==> flow/design.v (excerpt) <==
module uart #(
    parameter DATA_WIDTH = 8,
    parameter FIFO_DEPTH = 16
) (
    input  logic        clk_i,        
    input  logic        rst_ni,       
    input  logic        stb_i,        
    input  logic [ 1:0] adr_i,        
    input  logic [ 3:0] byte_sel_i,   
    input  logic        we_i,         
    input  logic [31:0] dat_i,        
    output logic [31:0] dat_o,        
    input  logic        uart_rx_i,    
    output logic        uart_tx_o     
);
clock: 10.0 ns
lec_check: 0
abc_area: 1
cap_margin: 20
cell_pad_in_sites_detail_placement: 0
core_margin: 2
core_utilization: 47
gpl_timing_driven: 1
place_density_lb_addon: 0.13
slew_margin: 20
tns_end_percent: 70
run.sh (not shown) runs the stock make flow with config.mk's settings and CLKGATE_MAP_FILE=.
Change:
--- a/flow/config.mk
+++ b/flow/config.mk
@@ -10 +9,0 @@
-export CELL_PAD_IN_SITES_DETAIL_PLACEMENT = 0
@@ -12,3 +11,3 @@
-export CORE_UTILIZATION = 47
-export GPL_TIMING_DRIVEN = 1
-export PLACE_DENSITY_LB_ADDON = 0.13
+export CORE_UTILIZATION = 70
+export CTS_CLUSTER_SIZE = 21
+export SETUP_SLACK_MARGIN = 0.63
@@ -16 +14,0 @@
-export TNS_END_PERCENT = 70
==> flow/constraint.sdc (replaced) <==
create_clock -name core_clock -period 2.57 [get_ports {clk_i}]
set_input_delay 0.5140 -clock core_clock [delete_from_list [all_inputs] [get_ports {clk_i}]]
set_output_delay 0.5140 -clock core_clock [all_outputs]
set_load 0.01 [all_outputs]
=> Hold slack gets worse by 430 ps. Power rises to 3.9 times its value. Sequential cell count is unchanged. Final cell count shrinks by a few percent.
Change:
--- a/flow/config.mk
+++ b/flow/config.mk
@@ -11,3 +11,5 @@
-export CORE_UTILIZATION = 70
-export CTS_CLUSTER_SIZE = 21
-export SETUP_SLACK_MARGIN = 0.63
+export CORE_UTILIZATION = 72
+export CTS_CLUSTER_DIAMETER = 37
+export CTS_CLUSTER_SIZE = 14
+export PLACE_DENSITY = 0.4
+export SETUP_SLACK_MARGIN = 0.64
- global-route usage went up by 3.2 points
- hold slack is worse by 16 ps
- non-clock buffer count came out higher by 13
- sequential share of layout area came out lower by 1.6 points
- combinational power rose by about 5%

* * *

== wip/delta ==
Starting RTL as in the previous note.
// uart
module uart #(
    parameter DATA_WIDTH = 8,
    parameter FIFO_DEPTH = 16
) (
    input  logic        clk_i,        
    input  logic        rst_ni,       
    input  logic        stb_i,        
    input  logic [ 1:0] adr_i,        
    input  logic [ 3:0] byte_sel_i,   
    input  logic        we_i,         
    input  logic [31:0] dat_i,        
    output logic [31:0] dat_o,        
    input  logic        uart_rx_i,    
    output logic        uart_tx_o     
);
  logic                                                                                                               [          15:0] baud_div_reg;   
  logic                                                                                                                                tx_en_reg;   
  logic                                                                                                                                rx_en_reg;   
  logic                                                                                                                                tx_full_o;   
  logic                                                                                                                                tx_empty_o;   
  logic                                                                                                                                rx_full_o;   
  logic                                                                                                                                rx_empty_o;   
  logic                                                                                                                                rx_frame_error;   
  logic                                                                                                                                tx_we_o;   
  logic                                                                                                                                rx_re_o;   
  logic                                                                                                               [DATA_WIDTH-1:0] dout_o;   
  ...
Settings: LEC_CHECK=0, ABC_AREA=1, CAP_MARGIN=40, CORE_MARGIN=2, CORE_UTILIZATION=72, CTS_CLUSTER_SIZE=74, PLACE_DENSITY=0.38, SETUP_SLACK_MARGIN=1.59, SLEW_MARGIN=20; clock period 5.3 ns.
Changes in wip/juniper relative to wip/delta:
==> flow/config.mk <==
export PLATFORM = sky130hd
export DESIGN_NAME = uart
export DESIGN_NICKNAME = uart
export VERILOG_FILES = /design/flow/design.v
export SDC_FILE = /design/flow/constraint.sdc
export NUM_CORES = 4
export LEC_CHECK = 0
export CAP_MARGIN = 20
export CORE_MARGIN = 2
export CORE_UTILIZATION = 40
export PLACE_DENSITY = 0.6
export SLEW_MARGIN = 20
==> flow/constraint.sdc <==
create_clock -name core_clock -period 4.63 [get_ports {clk_i}]
set_input_delay 0.9260 -clock core_clock [delete_from_list [all_inputs] [get_ports {clk_i}]]
set_output_delay 0.9260 -clock core_clock [all_outputs]
set_load 0.01 [all_outputs]
[summary]
Diff wip/delta..wip/juniper | sequential portion of the cell area | negligible. Compare wip/delta and wip/juniper | count of clock buffers in the final design higher: wip/juniper. Looking at worst supply voltage drop on vdd, wip/juniper sits 24% lower than wip/delta does.
Input changes introduced in wip/raven (baseline for comparison: wip/juniper):
==> flow/config.mk <==
export PLATFORM = sky130hd
export DESIGN_NAME = uart
export DESIGN_NICKNAME = uart
export VERILOG_FILES = /design/flow/design.v
export SDC_FILE = /design/flow/constraint.sdc
export NUM_CORES = 4
export LEC_CHECK = 0
export ABC_AREA = 1
export CAP_MARGIN = 20
export CORE_MARGIN = 2
export CORE_UTILIZATION = 72
export CTS_CLUSTER_DIAMETER = 45
export CTS_CLUSTER_SIZE = 74
export PLACE_DENSITY = 0.35
export SETUP_SLACK_MARGIN = 1.5
export SLEW_MARGIN = 20
==> flow/constraint.sdc <==
create_clock -name core_clock -period 5.3 [get_ports {clk_i}]
set_input_delay 1.0600 -clock core_clock [delete_from_list [all_inputs] [get_ports {clk_i}]]
set_output_delay 1.0600 -clock core_clock [all_outputs]
set_load 0.01 [all_outputs]
[summary]
- Against wip/juniper, die size in wip/raven came out better.
- Having completed the whole flow, wip/raven delivered a layout that passed the timing, design-rule and antenna checks.
- Going from wip/juniper to wip/raven, critical path's largest stage delay grows by 0.05 ns.
- Going from wip/juniper to wip/raven, later-pin clock latency in the skew report shrinks by 0.03 ns.
Here is what was changed in the inputs of wip/onyx compared with wip/raven.
-- flow/config.mk --
<<< wip/raven, line 10
export CORE_MARGIN = 2
export CORE_UTILIZATION = 72
export CTS_CLUSTER_DIAMETER = 45
export CTS_CLUSTER_SIZE = 74
export PLACE_DENSITY = 0.35
export SETUP_SLACK_MARGIN = 1.5
export SLEW_MARGIN = 20
>>> wip/onyx, line 10
export CORE_MARGIN = 2
export CORE_UTILIZATION = 72
export CTS_CLUSTER_DIAMETER = 397
export PLACE_DENSITY = 0.6
export SLEW_MARGIN = 20
==> flow/constraint.sdc <==
create_clock -name core_clock -period 2.62 [get_ports {clk_i}]
set_input_delay 0.5240 -clock core_clock [delete_from_list [all_inputs] [get_ports {clk_i}]]
set_output_delay 0.5240 -clock core_clock [all_outputs]
set_load 0.01 [all_outputs]
==> comparison <==
[compare] base=wip/raven new=wip/onyx: total via count in the routed design picked up an extra 487; logic depth of the worst register-to-register path picked up an extra 2; area added between synthesis and finish picked up an extra 3.4 points; layout buffer count excluding clock buffers picked up an extra 87; wire length of the first global-routing pass picked up an extra about 6%.
wip/raven has lower power density of the placed cells than wip/onyx.
wip/onyx: full flow OK, the timing, design-rule and antenna checks passed
Looking at detail-routed net length per standard cell, wip/onyx sits about 3.3% higher than wip/raven does.
Of wip/raven and wip/onyx, wip/raven shows the lower proportion of power drawn by combinational gates, with wip/onyx above it.
> inputs changed (wip/onyx -> wip/pepper)
-- flow/config.mk --
<<< wip/onyx, line 10
export CORE_MARGIN = 2
export CORE_UTILIZATION = 72
export CTS_CLUSTER_DIAMETER = 397
export PLACE_DENSITY = 0.6
export SLEW_MARGIN = 20
>>> wip/pepper, line 10
export CORE_MARGIN = 2
export CORE_UTILIZATION = 72
export CTS_CLUSTER_SIZE = 14
export PLACE_DENSITY_LB_ADDON = 0.05
export SETUP_SLACK_MARGIN = 0.74
export SLEW_MARGIN = 20
==> flow/constraint.sdc <==
create_clock -name core_clock -period 2.57 [get_ports {clk_i}]
set_input_delay 0.5140 -clock core_clock [delete_from_list [all_inputs] [get_ports {clk_i}]]
set_output_delay 0.5140 -clock core_clock [all_outputs]
set_load 0.01 [all_outputs]
Findings:
Compared with wip/onyx, wip/pepper shows worst setup slack lower by 0.10 ns.
Any difference in die area between wip/onyx and wip/pepper is small enough to ignore.
For the combinational cell fraction of total power, wip/pepper came in 4.2 points higher than wip/onyx did.
wip/pepper — buffering stage count on the worst path with inverters included 1 lower, wip/onyx as reference
Ran to the end and failed final checks on negative setup slack: wip/pepper.
Final clock skew on wip/pepper is behind wip/onyx.
Relative to wip/pepper, the following input files were edited for wip/quartz:
-- flow/config.mk --
<<< wip/pepper, line 10
export CORE_MARGIN = 2
export CORE_UTILIZATION = 72
export CTS_CLUSTER_SIZE = 14
export PLACE_DENSITY_LB_ADDON = 0.05
export SETUP_SLACK_MARGIN = 0.74
export SLEW_MARGIN = 20
>>> wip/quartz, line 10
export CORE_MARGIN = 2
export CORE_UTILIZATION = 72
export CTS_CLUSTER_DIAMETER = 400
export CTS_CLUSTER_SIZE = 13
export GPL_ROUTABILITY_DRIVEN = 0
export PLACE_DENSITY_LB_ADDON = 0.07
export SETUP_SLACK_MARGIN = 0.29
export SLEW_MARGIN = 30
==> results <==
wip/quartz | status: complete | timing, DRC, antenna: pass
Going from wip/pepper to wip/quartz, combinational share of cell area decreased by 1.2 points relative to the old numbers, layout overhead on the synthesized area decreased by 11 points relative to the old numbers, combinational share of power decreased by 2.9 points relative to the old numbers.
wip/quartz against wip/pepper: total placed cells including tap cells rose by 15, wire length fell by 22%, total power fell by 0.0016 W.
Sort wip/pepper and wip/quartz by number of filler cells placed in the layout, ascending, and wip/pepper comes first.
From wip/pepper to wip/quartz the numbers moved as follows: final period utilization down 4.1 points, final cell count down 2.8%, combinational cell power down 26%.

* * *

Setup of wip/cedar:
Starting RTL as in the previous note.
Settings: LEC_CHECK=0, CAP_MARGIN=0, CELL_PAD_IN_SITES_GLOBAL_PLACEMENT=1, CORE_ASPECT_RATIO=0.81, CORE_MARGIN=2, CORE_UTILIZATION=40, CTS_CLUSTER_DIAMETER=69, GPL_TIMING_DRIVEN=0, SETUP_SLACK_MARGIN=1.89, SLEW_MARGIN=15, TNS_END_PERCENT=70; clock period 10.0 ns.
wip/cedar completed end to end with timing, DRC and antenna clean.
Edits applied to the flow inputs when going from wip/cedar to wip/garnet:
- CORE_ASPECT_RATIO no longer set, was 0.81
- CELL_PAD_IN_SITES_GLOBAL_PLACEMENT no longer set, was 1
- CORE_UTILIZATION now 72, was 40
- CTS_CLUSTER_DIAMETER now 357, was 69
- SLEW_MARGIN now 20, was 15
- CTS_CLUSTER_SIZE now 21, previously not set
- ABC_AREA now 1, previously not set
- GPL_TIMING_DRIVEN no longer set, was 0
- SETUP_SLACK_MARGIN now 0.37, was 1.89
- PLACE_DENSITY now 0.4, previously not set
- TNS_END_PERCENT no longer set, was 70
- the clock period (ns, I/O delays scaled along) now 2.57, was 10.0
### Flow results
Diff wip/cedar -> wip/garnet: power moved up, number of antenna violations at the first check in global routing increased by 2 relative to the old numbers, setup slack went down by 5.07 ns, fraction of synthesized area in multiplexers moved down, area enclosed by the die boundary down about 40%.
wip/cedar ended up with reg2reg as its type of the most critical hold path; wip/garnet ended up with in2async.
Input changes introduced in wip/umber (baseline for comparison: wip/garnet):
- SETUP_SLACK_MARGIN: 0.37 -> 0.74
- CTS_CLUSTER_DIAMETER: 357 -> 64
- CAP_MARGIN: 0 -> 20
- CTS_CLUSTER_SIZE: 21 -> 13
- PLACE_DENSITY_LB_ADDON: unset -> 0.06
- PLACE_DENSITY: 0.4 -> unset
Results
- Looking at CTS buffer count across wip/garnet and wip/umber, the one that comes out lower is wip/garnet.
- When wip/umber is set beside wip/garnet, its final area turns out to be about 11% larger.
- Of wip/garnet and wip/umber, only wip/umber fails to finish with a clean layout.
- wip/umber against wip/garnet: wire length reported by the detailed router higher, routed via count moved up.
- wip/umber reports a higher cell area after placement than wip/garnet does.
- Of the two values seen for start point of the critical path, uart_rx_inst.baud_counter[12] was produced by wip/umber and uart_rx_inst.baud_counter[6] by wip/garnet.
- Taking wip/garnet as the reference point, the number of buffers other than clock buffers in the final layout of wip/umber rises by 38.
- wip/umber against wip/garnet: buffer share of cell area saw an increase, part of the power in the clock network saw an increase, number of global-route vias before repair saw an increase.
Input changes introduced in wip/tundra (baseline for comparison: wip/umber):
- SETUP_SLACK_MARGIN changed from 0.74 to 0.39
- CTS_CLUSTER_DIAMETER changed from 64 to 38
- PLACE_DENSITY_LB_ADDON changed from 0.06 to 0.07
- MIN_ROUTING_LAYER newly set to met1
- CAP_MARGIN changed from 20 to 0
==> comparison <==
wip/tundra reached the end of the flow, and the finished layout is clean on the timing, design-rule and antenna checks. In wip/umber the implementation completed, yet the final layout does not meet the checks, the culprit being negative setup slack. Net switching fraction of the power in wip/tundra vs wip/umber: down 2.9 points. Compared with wip/umber, wip/tundra degrades worst hold slack. Combinational fraction of design power on wip/tundra is down relative to wip/umber. Compared wip/tundra vs wip/umber, and met1 usage in global routing is down in wip/tundra. For wip/tundra, the worst setup path endpoint was uart_rx_inst.rx_buffer.fifo_mem[4][5], unlike wip/umber, where it was uart_rx_inst.rx_buffer.fifo_mem[0][5]. Count of placed standard cells including taps | wip/tundra above wip/umber.
Changes in wip/fjord relative to wip/tundra:
- putting GPL_ROUTABILITY_DRIVEN at 0 where nothing was set
- swapping 0.39 for 0.76 in SETUP_SLACK_MARGIN
- swapping 13 for 100 in CTS_CLUSTER_SIZE
- Diff wip/fjord..wip/tundra | sequential cell count | unchanged
- The layout from wip/fjord, despite a flow that completed every stage, fails the layout checks, with the failing checks listed as negative setup slack.
- No stage failed in wip/tundra, and the final checks on the layout all came back clean.
- Combinational power: lower on wip/tundra
- wip/fjord vs wip/tundra: met3 track demand over resource up
- From wip/tundra to wip/fjord the numbers moved as follows: proportion of final cell area spent on non-clock buffers +1.8 points, met2 routing resource usage after global routing saw an increase.
- Looking at buffer and inverter count on the worst path, wip/fjord sits 1 above wip/tundra.
- Higher power per cell area was reported by wip/fjord, not wip/tundra.
No activity file was given, so power comes from the tool's default toggle rates.
